Design fifo, start of the top module:
module fifo#(parameter DEPTH = 16,
             parameter WIDTH = 16)(
  	input logic clk,
  	input logic rst,
  	input logic push_i,
    input logic [WIDTH-1:0] push_data_i,
  	input logic pop_i,
    output logic [WIDTH-1:0] pop_data_i,
    output logic fifo_full,
    output logic fifo_empty);
Size: roughly 800 cells after synthesis, about 280 flip-flops, about 14000 sq um of cells after synthesis.
clock: 3.51 ns
lec_check: 0
cap_margin: 20
core_margin: 2
core_utilization: 62
cts_cluster_diameter: 292
place_density: 0.36
slew_margin: 20
run.sh (not shown) runs the stock make flow with config.mk's settings and CLKGATE_MAP_FILE=.
Change:
- CORE_UTILIZATION: 62 -> 40
- CTS_CLUSTER_DIAMETER: 292 -> default
- PLACE_DENSITY: 0.36 -> default
- clock period: 3.51 -> 5.0 ns (I/O delays scaled with it)
=> Clock-buffer cell count is higher by 7; worst setup slack is better by 1.1 ns; register-to-register slack is better by 1.1 ns; clock skew is higher by 0.011 ns; wire length increases by 2.7%; sequential share of layout area is about the same; maximum frequency decreases by 10%; synthesized cell count does not change.
Change:
- CORE_UTILIZATION: 40 -> 72
- CTS_CLUSTER_SIZE: default -> 30
- PLACE_DENSITY: default -> 0.38
- SETUP_SLACK_MARGIN: default -> 0.56
- clock period: 5.0 -> 1.94 ns (I/O delays scaled with it)
With this change the flow completed, yet does not pass: setup timing.
Clock-buffer cell count drops by 13.
Power grows to 2.8 times its value.
Hold slack improved by 0.042 ns.
Global-route usage grows by 23 points.
Sequential cell count does not change.
Routed wire length went up by well over a third.
Die area shrinks by well over a third.
Setup slack is worse by 2.0 ns.
Register-to-register slack is worse by 2.0 ns.
Clock power goes up to 2.7 times its value.
Change:
- CORE_UTILIZATION: 72 -> 24
- CTS_CLUSTER_SIZE: 30 -> default
- PLACE_DENSITY: 0.38 -> default
- SETUP_SLACK_MARGIN: 0.56 -> default
- clock period: 1.94 -> 7.56 ns (I/O delays scaled with it)
What happened:
- The new run produced a clean layout
- clock power went down by 74%
- power fell by 76%
- area after synthesis stays the same
- flip-flop count stays the same
- critical path depth goes down by 2
- design area came out lower by about 12%
- setup slack is better by 4.1 ns
- die area increases to 2.9 times its value

* * *

== try-garnet ==
fifo again, from the RTL that the note above started with.
clock: 1.98 ns
lec_check: 0
cap_margin: 20
cell_pad_in_sites_global_placement: 0
core_margin: 2
core_utilization: 69
gpl_routability_driven: 0
gpl_timing_driven: 1
hold_slack_margin: 0.16
min_routing_layer: met1
place_density: 0.39
slew_margin: 20
try-garnet had finished all stages when the layout checks came back failing, citing setup timing.
## Diff of input files: try-delta against try-garnet
- swapping 69 for 72 in CORE_UTILIZATION
- clearing PLACE_DENSITY, which used to be 0.39
- putting PLACE_DENSITY_LB_ADDON at 0.27 where nothing was set
- swapping 1.98 for 2.99 in the clock period (ns, I/O delays scaled along)
[summary]
- Every stage of the flow completed for try-delta, and the final layout passed the timing, DRC and antenna checks.
- Width of the chip ended up 2.0% lower on try-delta than on try-garnet.
- Sequential share of cell area: try-delta and try-garnet compared, higher one is try-delta
- What try-delta reported for largest net degree at the start of global routing has to be multiplied by 0.50 to get the figure for try-garnet.
- Between try-delta and try-garnet, the source-to-sink clock delay at the later pin of the worst-skew pair does not differ in any meaningful way.
- Between try-garnet and try-delta, total iterations of the first detailed-routing run increased.
- For the number of fill cells in the layout, try-delta came in 111 higher than try-garnet did.
- [try-delta vs try-garnet] worst hold slack: lower in try-delta
- As of try-delta, worst-case vdd ir drop had fallen by more than a quarter compared to try-garnet.
- Buffers plus inverters on the worst setup path | try-delta below try-garnet
- Compared with try-garnet, try-delta shows vias after detailed routing that has gone down by a little under 10%.
Setup changes, try-delta to try-willow
- a deleted GPL_ROUTABILITY_DRIVEN that had been 0
- a deleted MIN_ROUTING_LAYER that had been met1
- an added PLACE_DENSITY of 0.41
- a deleted CELL_PAD_IN_SITES_GLOBAL_PLACEMENT that had been 0
- an added CTS_CLUSTER_SIZE of 30
- a deleted PLACE_DENSITY_LB_ADDON that had been 0.27
- a deleted GPL_TIMING_DRIVEN that had been 1
- a deleted HOLD_SLACK_MARGIN that had been 0.16
- a change of the clock period (ns, I/O delays scaled along) from 2.99 to 2.19
Notes after the runs:
try-willow: complete, dirty (setup timing). In try-willow, the share of the cycle needed by the critical path after routing came out 6.1 points above the value in try-delta. Relative to try-delta, the mean routed wirelength per cell measured on try-willow has increased by a little under 10%. try-willow ends up with higher combinational group share of total power than try-delta does. | tally of non-filler cells in the final layout | higher: try-willow |. Between try-willow and try-delta, the difference in count of hold-fix buffers inserted at cts is negligible. | sequential portion of the cell area | lower: try-willow |. Of try-willow and try-delta, the run reporting the lower core occupancy in the finished layout was try-delta. Launch point of the worst path = wr_ptr[0]: try-willow; launch point of the worst path = wr_ptr[1]: try-delta. try-willow vs try-delta — overall routed net length climbed by more than 10%. In try-willow relative to try-delta, largest net degree at the start of global routing had gone down slightly. Comparing try-willow and try-delta, count of buffers not belonging to the clock network in the layout is higher on try-willow. What try-willow reported for final area has to be multiplied by 0.942 to get the figure for try-delta.
The inputs of try-ember differ from those of try-willow as listed below.
- clearing PLACE_DENSITY, which used to be 0.41
- swapping 72 for 40 in CORE_UTILIZATION
- clearing CTS_CLUSTER_SIZE, which used to be 30
- swapping 2.19 for 3.41 in the clock period (ns, I/O delays scaled along)
==> results <==
try-ember: done, clean on timing, DRC and antenna
try-ember vs. try-willow: worst hold slack held steady, number of cells in the yosys synthesis report saw little to no change, global-route wire length before repair fell by 4.8%, routed via count divided by cell count fell about 20%.

* * *

## wip/zinc
Starting RTL as in the previous note.
make LEC_CHECK=0 ABC_AREA=1 CAP_MARGIN=0 CELL_PAD_IN_SITES_DETAIL_PLACEMENT=1 CELL_PAD_IN_SITES_GLOBAL_PLACEMENT=1 CORE_MARGIN=7 CORE_UTILIZATION=41 GPL_ROUTABILITY_DRIVEN=0 GPL_TIMING_DRIVEN=0 HOLD_SLACK_MARGIN=0.16 MIN_ROUTING_LAYER=met1 PLACE_DENSITY=0.93 SLEW_MARGIN=20 TNS_END_PERCENT=70 finish   # period 3.62 ns
wip/zinc finished all stages; however, its layout fails the closing checks, the failures being setup timing.
Edits applied to the flow inputs when going from wip/zinc to wip/cedar:
Settings: PLACE_DENSITY changed from 0.93 to 0.39; GPL_TIMING_DRIVEN changed from 0 to 1; CORE_MARGIN changed from 7 to 2; TNS_END_PERCENT removed (was 70); CELL_PAD_IN_SITES_DETAIL_PLACEMENT removed (was 1); CAP_MARGIN changed from 0 to 20; ABC_AREA removed (was 1); CORE_UTILIZATION changed from 41 to 56; the clock period (ns, I/O delays scaled along) changed from 3.62 to 2.46.
--- outcome ---
- Both conditions hold for wip/cedar: the flow ran to the end and the final layout passed the timing, DRC and antenna checks.
- wip/zinc vs wip/cedar, dominant combinational cell family by area after synthesis: simple AND/OR/NAND/NOR gates vs multiplexers
- Changes observed in wip/cedar relative to wip/zinc: synthesized netlist cell count decreased 977, worst setup slack after layout up 0.16 ns, number of nets at floorplan saw a decrease, global-route usage shows a reduction of 5.7 points, average vias per placed instance moved down.
- Taking wip/cedar over wip/zinc, the reported leakage power ratio works out to 0.820.
- Measured against each other, wip/zinc and wip/cedar differ in critical path depth, the higher figure coming from wip/cedar.
- [compare] base=wip/zinc new=wip/cedar: clock network area share went up; internal reg-to-reg setup slack has increased; total wirelength of the detailed-routed design dropped 38 mm; global-route wire length before repair went down by 52 mm.
Relative to wip/cedar, the following input files were edited for wip/indigo:
Settings: MIN_ROUTING_LAYER removed (was met1); CTS_CLUSTER_SIZE newly set to 30; CORE_UTILIZATION changed from 56 to 72; GPL_TIMING_DRIVEN removed (was 1); CELL_PAD_IN_SITES_GLOBAL_PLACEMENT removed (was 1); GPL_ROUTABILITY_DRIVEN removed (was 0); HOLD_SLACK_MARGIN removed (was 0.16); PLACE_DENSITY removed (was 0.39); the clock period (ns, I/O delays scaled along) changed from 2.46 to 1.94.
### Flow results
wip/indigo finished all stages; layout check result: FAIL, due to setup timing.
Going from wip/cedar to wip/indigo, maximum number of pins on one net before global-route repair shrank slightly.
Re wire length of the first global-routing pass: wip/cedar was lower than wip/indigo.
Comparing y dimension of the die for wip/cedar and wip/indigo, the smaller number came from wip/indigo.
Measured against each other, wip/cedar and wip/indigo differ in layout overhead on the synthesized area, the higher figure coming from wip/indigo.
Looking at internal power, wip/indigo sits 26% higher than wip/cedar does.
wip/cedar → wip/indigo: actual slew at the worst max-slew pin now sits lower, worst hold slack now larger, switching power as a share of total power went up 2.2 points, period utilization picked up an extra 21 points.
Diff wip/cedar and wip/indigo: per-cell via count in the routed design higher in wip/indigo
Relative to wip/cedar, the count of clock-buffer cells in the layout of wip/indigo is higher by 6.
[inputs] wip/xenon vs wip/indigo
Settings: HOLD_SLACK_MARGIN: unset -> 0.2; MIN_ROUTING_LAYER: unset -> met2; CORE_UTILIZATION: 72 -> 40; CTS_CLUSTER_SIZE: 30 -> unset; SLEW_MARGIN: 20 -> 25; CELL_PAD_IN_SITES_GLOBAL_PLACEMENT: unset -> 3; the clock period (ns, I/O delays scaled along): 1.94 -> 5.0.
==> results <==
wip/xenon went all the way through synthesis, placement and routing and the layout is clean on timing, DRC and antenna.
Of the two values seen for launching instance or port of the critical path, rd_ptr[1] was produced by wip/xenon and wr_ptr[0] by wip/indigo.
Re met3 layer usage reported by global route: wip/indigo was lower than wip/xenon.
When wip/xenon is set beside wip/indigo, its total of clock buffers placed in the layout turns out to be 4.9% larger.
In the reports for wip/indigo and wip/xenon, the larger sequential share of cell area belongs to wip/xenon.
Relative to wip/indigo, count of multi-input combinational gates has decreased by 3 in wip/xenon.
On weighted congestion reported at the end of routability-driven placement: between wip/indigo and wip/xenon, it ends up lower for wip/xenon.
Input changes introduced in wip/harbor (baseline for comparison: wip/xenon):
Settings: MIN_ROUTING_LAYER: met2 -> unset; CORE_UTILIZATION: 40 -> 17; CELL_PAD_IN_SITES_GLOBAL_PLACEMENT: 3 -> unset; HOLD_SLACK_MARGIN: 0.2 -> unset; SLEW_MARGIN: 25 -> 20; the clock period (ns, I/O delays scaled along): 5.0 -> 3.41.
==> results <==
The portion of the layout cell area used by clock cells on wip/harbor is in line with that on wip/xenon.
Per the comparison of wip/harbor with wip/xenon, hold slack neither gained nor lost much; worst path setup slack after routing lost 1.16 ns.
wip/xenon ended up with register to primary output as its category of the most critical setup path; wip/harbor ended up with register to register.
What wip/pepper does differently from wip/harbor at the input level:
Settings: CELL_PAD_IN_SITES_GLOBAL_PLACEMENT: unset -> 0; CORE_UTILIZATION: 17 -> 70; HOLD_SLACK_MARGIN: unset -> 0.16; PLACE_DENSITY: unset -> 0.39; MIN_ROUTING_LAYER: unset -> met1; GPL_TIMING_DRIVEN: unset -> 1; GPL_ROUTABILITY_DRIVEN: unset -> 0; the clock period (ns, I/O delays scaled along): 3.41 -> 1.98.
## What came out
Compared wip/pepper vs wip/harbor, and die size is down in wip/pepper. Count of plain and timing-repair buffers in the layout, wip/harbor and wip/pepper: larger value in wip/pepper. Sequential fraction of design power, wip/harbor and wip/pepper: larger value in wip/harbor. Looking at overall power across both flows, wip/pepper is the weaker of the two, with wip/harbor ahead. Across wip/harbor and wip/pepper, a clean result was obtained everywhere but in wip/pepper. The flow completed for wip/pepper, but it is not clean: the layout still shows setup timing. Power density over cell area: lower on wip/harbor. Taking wip/harbor as the reference, in wip/pepper combinational share of power went up; wire length climbed about 23%; sequential share of layout area went down by 2.9 points.

* * *

build 48:
Starting RTL as in the previous note.
clock: 1.91 ns
lec_check: 0
cap_margin: 5
cell_pad_in_sites_global_placement: 0
core_margin: 2
core_utilization: 72
cts_cluster_size: 33
gpl_routability_driven: 0
gpl_timing_driven: 1
hold_slack_margin: 0.29
min_routing_layer: met1
place_density: 0.39
setup_slack_margin: -0.05
slew_margin: 40
The flow completed for build 48, but it is not clean: the layout still shows setup timing.
## Diff of input files: build 92 against build 48
diff --git a/flow/config.mk b/flow/config.mk
--- a/flow/config.mk
+++ b/flow/config.mk
@@ -8 +8 @@
-export CAP_MARGIN = 5
+export CAP_MARGIN = 20
@@ -12 +12 @@
-export CTS_CLUSTER_SIZE = 33
+export CTS_CLUSTER_DIAMETER = 231
@@ -15 +15 @@
-export HOLD_SLACK_MARGIN = 0.29
+export HOLD_SLACK_MARGIN = 0.16
@@ -17,3 +17,2 @@
-export PLACE_DENSITY = 0.39
-export SETUP_SLACK_MARGIN = -0.05
-export SLEW_MARGIN = 40
+export PLACE_DENSITY = 0.38
+export SLEW_MARGIN = 20
==> flow/constraint.sdc <==
create_clock -name core_clock -period 2.92 [get_ports {clk}]
set_input_delay 0.5840 -clock core_clock [delete_from_list [all_inputs] [get_ports {clk}]]
set_output_delay 0.5840 -clock core_clock [all_outputs]
set_load 0.01 [all_outputs]
[summary]
- Build 92 did not stop at any stage, and its layout met the timing, DRC and antenna checks.
- met5 as the highest routed metal layer was reported by build 48, and met4 by build 92.
- Going from build 48 to build 92, minimum setup slack in the final design climbed 0.53 ns, final worst-path cycle share went down, total wire length after detailed routing dropped about 25%, overall power -38%.
Changes in build 88 relative to build 92:
diff --git a/flow/config.mk b/flow/config.mk
--- a/flow/config.mk
+++ b/flow/config.mk
@@ -12 +12 @@
-export CTS_CLUSTER_DIAMETER = 231
+export CTS_CLUSTER_SIZE = 34
@@ -17 +17,2 @@
-export PLACE_DENSITY = 0.38
+export PLACE_DENSITY = 0.39
+export SETUP_SLACK_MARGIN = 0.56
==> flow/constraint.sdc <==
create_clock -name core_clock -period 1.98 [get_ports {clk}]
set_input_delay 0.3960 -clock core_clock [delete_from_list [all_inputs] [get_ports {clk}]]
set_output_delay 0.3960 -clock core_clock [all_outputs]
set_load 0.01 [all_outputs]
Findings:
The flow completed for build 88, but it is not clean: the layout still shows setup timing. Re routed length per instance: build 92 was lower than build 88. Build 88 vs. build 92: worst setup slack dropped 0.54 ns, routed via count rose by 1732, relative slew slack fell 9.2 points.
Modified inputs, build 38 compared to build 88
diff --git a/flow/config.mk b/flow/config.mk
--- a/flow/config.mk
+++ b/flow/config.mk
@@ -12 +11,0 @@
-export CTS_CLUSTER_SIZE = 34
@@ -15 +14 @@
-export HOLD_SLACK_MARGIN = 0.16
+export HOLD_SLACK_MARGIN = 0.29
@@ -18 +16,0 @@
-export SETUP_SLACK_MARGIN = 0.56
==> flow/constraint.sdc <==
create_clock -name core_clock -period 2.13 [get_ports {clk}]
set_input_delay 0.4260 -clock core_clock [delete_from_list [all_inputs] [get_ports {clk}]]
set_output_delay 0.4260 -clock core_clock [all_outputs]
set_load 0.01 [all_outputs]
Notes after the runs:
Although it ran to completion, build 38 produced a layout that fails the final checks because of setup timing.
Final-layout clock buffer total: build 38 > build 88
Diff build 88..build 38 | flip-flop count | unchanged
Minimum setup slack among reg-to-reg paths (lower): build 88
Build 38 ends up with a worst relative slew slack that is 28 points lower than in build 88.
Of build 38 and build 88, the run reporting the higher non-clock buffer count was build 88.
Setup changes, build 38 to build 26
diff --git a/flow/config.mk b/flow/config.mk
--- a/flow/config.mk
+++ b/flow/config.mk
@@ -9 +8,0 @@
-export CELL_PAD_IN_SITES_GLOBAL_PLACEMENT = 0
@@ -12,5 +11 @@
-export GPL_ROUTABILITY_DRIVEN = 0
-export GPL_TIMING_DRIVEN = 1
-export HOLD_SLACK_MARGIN = 0.29
-export MIN_ROUTING_LAYER = met1
-export PLACE_DENSITY = 0.39
+export CTS_CLUSTER_SIZE = 37
==> flow/constraint.sdc <==
create_clock -name core_clock -period 4.01 [get_ports {clk}]
set_input_delay 0.8020 -clock core_clock [delete_from_list [all_inputs] [get_ports {clk}]]
set_output_delay 0.8020 -clock core_clock [all_outputs]
set_load 0.01 [all_outputs]
[summary]
Placement-stage worst setup slack: build 38 and build 26 compared, lower one is build 38
Compared with build 38, in build 26 leakage power figure dropped 14%, worst hold slack roughly the same.
Build 26 | status: complete | timing, DRC, antenna: pass
Build 38 → build 26: global-route wire length before repair down about 10%, count of buffering cells on the critical path with inverters included down 1, total power down about 50%.
Setup changes, build 26 to build 22
diff --git a/flow/config.mk b/flow/config.mk
--- a/flow/config.mk
+++ b/flow/config.mk
@@ -10,2 +10 @@
-export CORE_UTILIZATION = 72
-export CTS_CLUSTER_SIZE = 37
+export CORE_UTILIZATION = 66
==> flow/constraint.sdc <==
create_clock -name core_clock -period 2.66 [get_ports {clk}]
set_input_delay 0.5320 -clock core_clock [delete_from_list [all_inputs] [get_ports {clk}]]
set_output_delay 0.5320 -clock core_clock [all_outputs]
set_load 0.01 [all_outputs]
Notes after the runs:
- Build 22 gives more post-route fraction of the period consumed by the critical path than build 26 did.
- Delta(net switching share of the total power, build 22 - build 26) < 0
- Compared with build 26, in build 22 final core utilization decreased 4.0 points, internal cell power moved up.
Power and IR drop assume default switching activity.
